## axi_dma_controller
module axi_dma_controller #(
    parameter int ADDR_WD = 32,
    parameter int DATA_WD = 32,
    parameter int CHANNEL_COUNT = 8,  
    parameter int MAX_BURST_LEN = 16,  
    localparam int STRB_WD = DATA_WD / 8
) (
    input wire                    clk,
    input wire                    rst,
    input wire                    cmd_valid,
    input wire [ADDR_WD-1:0]      cmd_src_addr,
    input wire [ADDR_WD-1:0]      cmd_dst_addr,
    input wire [1:0]              cmd_burst,
    input wire [ADDR_WD-1:0]      cmd_len,
    input wire [2:0]              cmd_size,
    output wire                   cmd_ready,
    output wire                   M_AXI_ARVALID,
    output wire [ADDR_WD-1:0]     M_AXI_ARADDR,
    output wire [7:0]             M_AXI_ARLEN,
    output wire [2:0]             M_AXI_ARSIZE,
    output wire [1:0]             M_AXI_ARBURST,
    input wire                    M_AXI_ARREADY,
    input wire                    M_AXI_RVALID,
    input wire [DATA_WD-1:0]      M_AXI_RDATA,
    input wire [1:0]              M_AXI_RRESP,
    input wire                    M_AXI_RLAST,
    output wire                   M_AXI_RREADY,
    output wire                   M_AXI_AWVALID,
    output wire [ADDR_WD-1:0]     M_AXI_AWADDR,
    output wire [7:0]             M_AXI_AWLEN,
    output wire [2:0]             M_AXI_AWSIZE,
    output wire [1:0]             M_AXI_AWBURST,
    input wire                    M_AXI_AWREADY,
    output wire                   M_AXI_WVALID,
    output wire [DATA_WD-1:0]     M_AXI_WDATA,
    output wire [STRB_WD-1:0]     M_AXI_WSTRB,
    output wire                   M_AXI_WLAST,
    input wire                    M_AXI_WREADY,
    input wire                    M_AXI_BVALID,
    input wire [1:0]              M_AXI_BRESP,
    output wire                   M_AXI_BREADY
);
For scale: roughly 6400 cells after synthesis, roughly 2000 flip-flops, ~280 I/O pins, roughly 93000 sq um of cells after synthesis.
clock: 3.92 ns
lec_check: 0
cap_margin: 0
core_aspect_ratio: 0.71
core_margin: 2
core_utilization: 72
cts_cluster_diameter: 363
cts_cluster_size: 47
gpl_routability_driven: 1
gpl_timing_driven: 1
max_routing_layer: met5
place_density_lb_addon: 0.0
setup_slack_margin: 1.16
slew_margin: 20
tns_end_percent: 100
run.sh (not shown) runs the stock make flow with config.mk's settings and CLKGATE_MAP_FILE=.
The first run never finished: it broke off in global routing (5_1_grt) on GRT-0232.
Rerun with:
- CAP_MARGIN: 0 -> 20
- CORE_ASPECT_RATIO: 0.71 -> unset
- CORE_UTILIZATION: 72 -> 40
- CTS_CLUSTER_DIAMETER: 363 -> unset
- CTS_CLUSTER_SIZE: 47 -> unset
- GPL_ROUTABILITY_DRIVEN: 1 -> unset
- GPL_TIMING_DRIVEN: 1 -> unset
- MAX_ROUTING_LAYER: met5 -> unset
- PLACE_DENSITY_LB_ADDON: 0.0 -> unset
- SETUP_SLACK_MARGIN: 1.16 -> unset
- TNS_END_PERCENT: 100 -> unset
- clock period: 3.92 -> 11.7 ns (I/O delays scaled with it)
What happened: The changed run went through all stages and came out clean. Synthesized cell count stays the same. Area after synthesis does not change. Die size rose by 79%.

* * *

Setup of the reference run:
Starting RTL as in the previous note.
Settings: LEC_CHECK=0, ABC_AREA=1, CAP_MARGIN=40, CORE_MARGIN=2, CORE_UTILIZATION=72, CTS_CLUSTER_DIAMETER=89, CTS_CLUSTER_SIZE=79, PLACE_DENSITY_LB_ADDON=0.3, SETUP_SLACK_MARGIN=-0.17, SLEW_MARGIN=20; clock period 3.67 ns.
The reference run did not finish; the tool stopped in 5_1_grt with error GRT-0232.
The following lists how the trial run was set up differently from the reference run:
- CTS_CLUSTER_DIAMETER removed (was 89)
- CAP_MARGIN changed from 40 to 20
- ABC_AREA removed (was 1)
- CORE_UTILIZATION changed from 72 to 70
- CTS_CLUSTER_SIZE removed (was 79)
- PLACE_DENSITY_LB_ADDON removed (was 0.3)
- SETUP_SLACK_MARGIN removed (was -0.17)
- the clock period (ns, I/O delays scaled along) changed from 3.67 to 11.7
==> comparison <==
- When the final numbers for the trial run and the reference run were put side by side, the area of the core region turned out to be smaller in the reference run.
- The reference run → the trial run: area fraction in mux cells rose 14 points; gate count after technology mapping fell by 33%; post-placement worst setup slack has increased.
- The reference run and the trial run: one clean run, the trial run; the rest did not finish clean.
- Compared with the reference run, in the trial run count of cells resized by post-cts repair lost 93%; aoi/oai-family share of the synthesized area lost 1.0 points; chip area line of the yosys report lost 1.5%; post-synthesis average cell area picked up an extra 4.7 um2.
- Post-synthesis xor/xnor area fraction, the trial run and the reference run, higher one = the trial run.
- Comparing the trial run and the reference run, the lower area fraction in and, or, nand and nor cells was measured on the trial run.
